// pcie_pio_ctrl
module pcie_pio_ctrl (
  input          clk,
  input          reset,
  input          tvalid,
  input  [63:0]  tdata,
  output         tready,
  input  [7:0]   tstrb,
  input  [21:0]  tuser,
  input          tlast,
  output [7:0]   cfg_addr,
  output [31:0]  cfg_wr_data,
  output         cfg_rd_cmd,
  output         cfg_wr_cmd,
  input  [31:0]  cfg_rd_data,
  input          cfg_valid,
  output         fifo0_wr_cmd,
  output [131:0] fifo0_wr_data,
  input          fifo0_empty_flag,
  input          fifo0_full_flag,
  input          fifo0_prog_full_flag,
  input          fifo1_full_flag,
  input          fifo1_empty_flag,
  output         fifo1_rd_cmd,
  input  [131:0] fifo1_rd_data,
  input  [7:0]   cfg_bus_number,
  input  [4:0]   cfg_device_number,
  input  [2:0]   cfg_function_number,
  input          lnk_up,
  input          cfg_to_turnoff,
  output         cfg_to_turnoff_ok,
  output         tx_tvalid,
  output [63:0]  tx_tdata,
  input          tx_tready,
  output [7:0]   tx_tstrb,
  output         tx_tlast
);
make LEC_CHECK=0 ABC_AREA=1 CAP_MARGIN=0 CORE_MARGIN=2 CORE_UTILIZATION=72 CTS_CLUSTER_DIAMETER=318 CTS_CLUSTER_SIZE=10 PLACE_DENSITY=0.38 SLEW_MARGIN=20 finish   # period 7.58 ns
run.sh (not shown) runs the stock make flow with config.mk's settings and CLKGATE_MAP_FILE=.
Edit:
Settings changed: ABC_AREA 1 to unset, CAP_MARGIN 0 to 20, CORE_UTILIZATION 72 to 46, CTS_CLUSTER_DIAMETER 318 to unset, CTS_CLUSTER_SIZE 10 to unset, PLACE_DENSITY 0.38 to unset.
Clock period 7.58 ns to 5.05 ns, I/O delays scaled along.
The new run completed without violations. Core utilization shrinks by 29 points. Hold slack is worse by 0.0040 ns. Routed wire length falls by 3.1%. Worst setup slack is worse by 1.1 ns. Sequential share of layout area came out higher by 0.15 points.
Edit:
Settings changed: ABC_AREA set to 1, CORE_UTILIZATION 46 to 68.
Clock period 5.05 ns to 13.8 ns, I/O delays scaled along.
Outcome:
- The new run went through all stages and came out clean
- synthesized cell count rose by 39%
- via count increases by 23%
- core utilization goes up by 24 points
- count of clock-buffer cells in the layout fell by 24
Edit:
Settings changed: ABC_AREA 1 to unset, CORE_UTILIZATION 68 to 19.
Outcome: Routed wire length went up by 12%. Total power went up by 4.9%. Synthesized area went down by 3.0%. Cell area went up by 3.9%. Via count went down by 17%. Core utilization went down by 56 points. Non-clock buffer count went up by 9.


pcie_pio_ctrl again, from the RTL that the note above started with.
## pcie_pio_ctrl
module pcie_pio_ctrl (
  input          clk,
  input          reset,
  input          tvalid,
  input  [63:0]  tdata,
  output         tready,
  input  [7:0]   tstrb,
  input  [21:0]  tuser,
  input          tlast,
  output [7:0]   cfg_addr,
  output [31:0]  cfg_wr_data,
  output         cfg_rd_cmd,
  output         cfg_wr_cmd,
  input  [31:0]  cfg_rd_data,
  input          cfg_valid,
  output         fifo0_wr_cmd,
  output [131:0] fifo0_wr_data,
  input          fifo0_empty_flag,
  input          fifo0_full_flag,
  input          fifo0_prog_full_flag,
  input          fifo1_full_flag,
  input          fifo1_empty_flag,
  output         fifo1_rd_cmd,
  input  [131:0] fifo1_rd_data,
  input  [7:0]   cfg_bus_number,
  input  [4:0]   cfg_device_number,
  input  [2:0]   cfg_function_number,
  input          lnk_up,
  input          cfg_to_turnoff,
  output         cfg_to_turnoff_ok,
  output         tx_tvalid,
  output [63:0]  tx_tdata,
  input          tx_tready,
  output [7:0]   tx_tstrb,
  output         tx_tlast
);
  wire [7:0]  a4lm_addr;
  wire [31:0] a4lm_wr_data;
  wire        a4lm_wr_cmd, a4lm_rd_cmd;
  wire        req_compl, tlp_enc_ready;
  wire [2:0]  compl_code;
  wire [2:0]  tenc_tc;
  wire [1:0]  tenc_attr;
  wire [9:0]  tenc_len;
  wire [15:0] tenc_rid;
  wire [7:0]  tenc_tag;
  wire [7:0]  tenc_be;
  wire [12:0] tenc_addr;
  wire [31:0] a4lm_data;
  wire        a4lm_valid;
  wire [1:0]  a4lm_err_code;
  wire        awvalid, awready, wrvalid, wrready, bready, bvalid;
  wire        arvalid, arready, rready, rvalid;
  wire [1:0]  awprot, arprot, bresp;
  wire [7:0]  awaddr, araddr;
  wire [3:0]  wrstrb;
  wire [31:0] wrdata, rdata;
  wire [2:0]  rresp;
  wire        rfwrcmd, rfrdcmd, rf_data_valid, slave_need_rf;
  wire [4:0]  rfrdaddr, rfwraddr;
  wire [31:0] rfwrdata, rfrddata;
  axi_tlp_decoder #(.AXIDATAWIDTH(8)) u_dec (
    .clk(clk), .reset(reset),
  ...
export LEC_CHECK = 0
export ABC_AREA = 1
export CAP_MARGIN = 30
export CELL_PAD_IN_SITES_DETAIL_PLACEMENT = 0
export CORE_ASPECT_RATIO = 0.51
export CORE_MARGIN = 9
export CORE_UTILIZATION = 36
export CTS_CLUSTER_SIZE = 97
export GPL_ROUTABILITY_DRIVEN = 0
export GPL_TIMING_DRIVEN = 1
export HOLD_SLACK_MARGIN = -0.08
export PLACE_DENSITY_LB_ADDON = 0.27
export SLEW_MARGIN = 20
export TNS_END_PERCENT = 90
create_clock -name core_clock -period 5.67 [get_ports {clk}]
The starting point went through all stages and came out clean.
Next try:
Settings changed: ABC_AREA 1 to 0, CAP_MARGIN 30 to 20, CORE_ASPECT_RATIO 0.51 to 1.67, CORE_MARGIN 9 to 2, CORE_UTILIZATION 36 to 64, CTS_CLUSTER_SIZE 97 to unset, GPL_ROUTABILITY_DRIVEN 0 to unset, HOLD_SLACK_MARGIN -0.08 to unset, PLACE_DENSITY_LB_ADDON 0.27 to 0.02.
Clock period 5.67 ns to 2.87 ns, I/O delays scaled along.
Outcome:
- The changed run finished with timing, DRC and antenna clean
- area after synthesis goes down by a few percent
- wire length goes down by about a fifth
- clock power rose by well over a third
Next try:
Settings changed: ABC_AREA 0 to unset, CELL_PAD_IN_SITES_DETAIL_PLACEMENT 0 to unset, CORE_ASPECT_RATIO 1.67 to unset, CORE_UTILIZATION 64 to 19, GPL_TIMING_DRIVEN 1 to unset, PLACE_DENSITY_LB_ADDON 0.02 to unset, TNS_END_PERCENT 90 to unset.
Clock period 2.87 ns to 13.2 ns, I/O delays scaled along.
Result:
- worst setup slack improves by 7700 ps
- clock power drops by about 75%
- die size climbs to 3.3 times its value
- count of clock-buffer cells in the layout climbs by 36
- first-iteration DRC count drops by about 6.5%
- design area climbs by about 3.7%
- via count drops by about 2.8%
- final cell count climbs by 41%
- clock skew climbs by 73 ps
- wire length climbs by 14%
- hold slack improves by 180 ps
Next try:
Settings changed: CORE_UTILIZATION 19 to 59.
Clock period 13.2 ns to 3.27 ns, I/O delays scaled along.
What happened:
- setup slack is worse by 7300 ps
- register-to-register slack got worse by 8900 ps
- non-clock buffer count goes up by 90
- die size falls by well over a third
- design area came out lower by a few percent
- core utilization grows by 47 points


Setup of old:
Starting RTL as in the previous note.
## pcie_pio_ctrl
module pcie_pio_ctrl (
  input          clk,
  input          reset,
  input          tvalid,
  input  [63:0]  tdata,
  output         tready,
  input  [7:0]   tstrb,
  input  [21:0]  tuser,
  input          tlast,
  output [7:0]   cfg_addr,
  output [31:0]  cfg_wr_data,
  output         cfg_rd_cmd,
  output         cfg_wr_cmd,
  input  [31:0]  cfg_rd_data,
  input          cfg_valid,
  output         fifo0_wr_cmd,
  output [131:0] fifo0_wr_data,
  input          fifo0_empty_flag,
  input          fifo0_full_flag,
  input          fifo0_prog_full_flag,
  input          fifo1_full_flag,
  input          fifo1_empty_flag,
  output         fifo1_rd_cmd,
  input  [131:0] fifo1_rd_data,
  input  [7:0]   cfg_bus_number,
  input  [4:0]   cfg_device_number,
  input  [2:0]   cfg_function_number,
  input          lnk_up,
  input          cfg_to_turnoff,
  output         cfg_to_turnoff_ok,
  output         tx_tvalid,
  output [63:0]  tx_tdata,
  input          tx_tready,
  output [7:0]   tx_tstrb,
  output         tx_tlast
);
  wire [7:0]  a4lm_addr;
  wire [31:0] a4lm_wr_data;
  wire        a4lm_wr_cmd, a4lm_rd_cmd;
  wire        req_compl, tlp_enc_ready;
  wire [2:0]  compl_code;
  wire [2:0]  tenc_tc;
  wire [1:0]  tenc_attr;
  wire [9:0]  tenc_len;
  wire [15:0] tenc_rid;
  wire [7:0]  tenc_tag;
  wire [7:0]  tenc_be;
  wire [12:0] tenc_addr;
  wire [31:0] a4lm_data;
  wire        a4lm_valid;
  wire [1:0]  a4lm_err_code;
  wire        awvalid, awready, wrvalid, wrready, bready, bvalid;
  wire        arvalid, arready, rready, rvalid;
  wire [1:0]  awprot, arprot, bresp;
  wire [7:0]  awaddr, araddr;
  wire [3:0]  wrstrb;
  ...
make LEC_CHECK=0 CAP_MARGIN=20 CORE_MARGIN=2 CORE_UTILIZATION=72 CTS_CLUSTER_DIAMETER=30 CTS_CLUSTER_SIZE=23 SETUP_SLACK_MARGIN=0.85 SLEW_MARGIN=20 finish   # period 2.95 ns
old never completed, since it errored out during global routing.
Changes in new relative to old:
Settings: removing CTS_CLUSTER_SIZE (formerly 23); removing SETUP_SLACK_MARGIN (formerly 0.85); removing CTS_CLUSTER_DIAMETER (formerly 30); changing CORE_UTILIZATION from 72 to 59; changing the clock period (ns, I/O delays scaled along) from 2.95 to 4.52.
- new | status: complete | timing, DRC, antenna: pass
- Going from old to new, adder and majority cell fraction of the synthesized area flat; fraction of the core area occupied by cells at floorplan down 13 points; die area up 22%; number of placement rows up 11; final estimated routing congestion in global placement down about 1.8%.
- In terms of number of levels the H-tree was split into, new and old differ only marginally.
- Reported for old and new, cell total in the yosys stat output turned out identical to the last digit.
- Summary of new over old: width of the chip has increased; final HPWL from detailed placement has increased; total CTS buffers has decreased.


Setup of alpha:
Starting RTL as in the previous note.
==> flow/config.mk <==
export PLATFORM = sky130hd
export DESIGN_NAME = pcie_pio_ctrl
export DESIGN_NICKNAME = pcie_pio_ctrl
export VERILOG_FILES = /design/flow/design.v
export SDC_FILE = /design/flow/constraint.sdc
export NUM_CORES = 4
export LEC_CHECK = 0
export CAP_MARGIN = 20
export CELL_PAD_IN_SITES_DETAIL_PLACEMENT = 1
export CELL_PAD_IN_SITES_GLOBAL_PLACEMENT = 2
export CORE_ASPECT_RATIO = 0.85
export CORE_MARGIN = 2
export CORE_UTILIZATION = 31
export PLACE_DENSITY_LB_ADDON = 0.25
export SLEW_MARGIN = 20
==> flow/constraint.sdc <==
create_clock -name core_clock -period 5.05 [get_ports {clk}]
set_input_delay 1.0100 -clock core_clock [delete_from_list [all_inputs] [get_ports {clk}]]
set_output_delay 1.0100 -clock core_clock [all_outputs]
set_load 0.01 [all_outputs]
alpha completed every stage of the flow, and the final layout passed the timing, DRC and antenna checks.
The inputs of beta differ from those of alpha as listed below.
# alpha
export LEC_CHECK = 0
export CAP_MARGIN = 20
export CELL_PAD_IN_SITES_DETAIL_PLACEMENT = 1
export CELL_PAD_IN_SITES_GLOBAL_PLACEMENT = 2
export CORE_ASPECT_RATIO = 0.85
export CORE_MARGIN = 2
export CORE_UTILIZATION = 31
export PLACE_DENSITY_LB_ADDON = 0.25
export SLEW_MARGIN = 20
create_clock -name core_clock -period 5.05 [get_ports {clk}]
# beta
export LEC_CHECK = 0
export CAP_MARGIN = 20
export CORE_MARGIN = 2
export CORE_UTILIZATION = 58
export SLEW_MARGIN = 20
create_clock -name core_clock -period 2.95 [get_ports {clk}]
--- outcome ---
beta | stages: all done | timing, DRC, antenna: all pass. Sort alpha and beta by met1 global-route usage asc -> top: alpha. A master of the slowest instance on the critical path of sky130_fd_sc_hd__or3_2 is what alpha shows, while sky130_fd_sc_hd__or4_4 belongs to beta. [beta] final standard cell utilization of the core rose 32 points relative to alpha. Worst min-delay path category: reg2reg -> alpha, in2reg -> beta. Compared with alpha, beta shows a lower worst slack on hold paths.


run 1:
pcie_pio_ctrl again, from the RTL that the note above started with.
make LEC_CHECK=0 CAP_MARGIN=20 CORE_MARGIN=2 CORE_UTILIZATION=72 CTS_CLUSTER_DIAMETER=400 CTS_CLUSTER_SIZE=10 PLACE_DENSITY_LB_ADDON=0.07 SETUP_SLACK_MARGIN=0.44 SLEW_MARGIN=20 finish   # period 2.81 ns
Run 1 had finished all stages when the layout checks came back failing, citing negative setup slack.
--- input diff run 1..run 2 ---
- changing SETUP_SLACK_MARGIN from 0.44 to 0.36
- changing CORE_UTILIZATION from 72 to 66
- removing CTS_CLUSTER_SIZE (formerly 10)
- removing CTS_CLUSTER_DIAMETER (formerly 400)
- removing PLACE_DENSITY_LB_ADDON (formerly 0.07)
==> results <==
The run showing the smaller minimum period implied by the final worst setup slack is run 2.
Post-CTS setup-driven buffer insertion count on run 2 is down relative to run 1.
Via count of the first global-routing pass (run 2 over run 1): decrease, 3313
Clock network area share across run 2 and run 1: no real change.
Taking run 1 as the reference point, the final net count of run 2 falls by 69.
[compare] base=run 1 new=run 2: worst hold slack picked up an extra 0.064 ns; area after synthesis neither gained nor lost much.
Run 2 was carried through to the last stage, and its layout satisfied the timing, DRC and antenna checks.
#### Input delta (run 3 over run 2)
- SETUP_SLACK_MARGIN now 0.44, was 0.36
- ABC_AREA now 1, previously not set
- CTS_CLUSTER_DIAMETER now 400, previously not set
- PLACE_DENSITY now 0.38, previously not set
- CORE_UTILIZATION now 72, was 66
--- outcome ---
- In summary, run 3 completed successfully, with a layout that passed the timing, DRC and antenna checks.
- Compared with run 2, run 3 shows a higher met2 usage.
- Going from run 2 to run 3, via count went up, max-slew headroom at the worst pin went down, cell area went up.
- Relative to run 2, peak fanout along the critical path has gone up in run 3.
- Overall track demand over capacity in global routing, run 3 and run 2: higher on run 3
Inputs modified between run 3 and run 4:
- CTS_CLUSTER_SIZE newly set to 10
- SETUP_SLACK_MARGIN changed from 0.44 to 0.82
- PLACE_DENSITY removed (was 0.38)
- ABC_AREA removed (was 1)
- PLACE_DENSITY_LB_ADDON newly set to 0.08
Findings:
- Compared with run 3, run 4 shows placement-stage cell area that has gone down by a few percent.
- Run 4 got as far as 5_1_grt, where a tool error ended the run.
- | xor/xnor share of the synthesized area | run 3 vs run 4 | ≈ equal |
- Re register bit total from synthesis: no difference whatsoever between run 3 and run 4.
- Going from run 3 to run 4, the number of rows created at floorplan was found to have gone down by 1.
- Worst slack at placement ends up higher on run 3.
- For total nets after synthesis, dividing the value from run 3 by the value from run 4 gives 1.4.
- Looking at final weighted congestion in routability-driven placement, run 4 sits 0.0070 below run 3.
- Delta (run 4 minus run 3): post-CTS setup repair buffer count moved up, initial core utilization now sits lower.
Here is what was changed in the inputs of run 5 compared with run 4.
- CTS_CLUSTER_DIAMETER no longer set, was 400
- CORE_UTILIZATION now 70, was 72
- PLACE_DENSITY_LB_ADDON no longer set, was 0.08
- SETUP_SLACK_MARGIN now 0.14, was 0.82
- CTS_CLUSTER_SIZE now 46, was 10
## What came out
Run 5 closes out successfully: all stages finished, all timing, DRC and antenna checks passed. Run 5 ends up with a effective utilization at floorplan that is 1.7 points lower than in run 4. Compared with run 4, run 5 shows a higher floorplan die area. Diff run 4 -> run 5: final HPWL from detailed placement -about 2%; area of the core +about 2.4%; die outline width +4.1 um; number of cells in the design after placement +55. The synthesized cell count was comparable across run 5 and run 4. NOTE: routability congestion estimate in run 5 falls short of that of run 4.
diff inputs: run 5 => run 6
- putting PLACE_DENSITY at 0.39 where nothing was set
- swapping 70 for 72 in CORE_UTILIZATION
- putting CTS_CLUSTER_DIAMETER at 400 where nothing was set
- swapping 0.14 for 0.83 in SETUP_SLACK_MARGIN
- swapping 46 for 10 in CTS_CLUSTER_SIZE
==> results <==
Run 6 did not make it past 5_1_grt, where a tool error ended it.
Initial cell density of the core: run 6 higher than run 5
Diff run 5 -> run 6: number of buffers on the longest clock path barely changed; number of setup buffers added after CTS climbed 172.
Count of standard-cell rows (lower): run 6
Die size, run 6 vs run 5: down by a few percent
Taking run 5 as the reference, in run 6 total I/O pin count about even; area after synthesis about even.
No activity file was given, so power comes from the tool's default toggle rates.
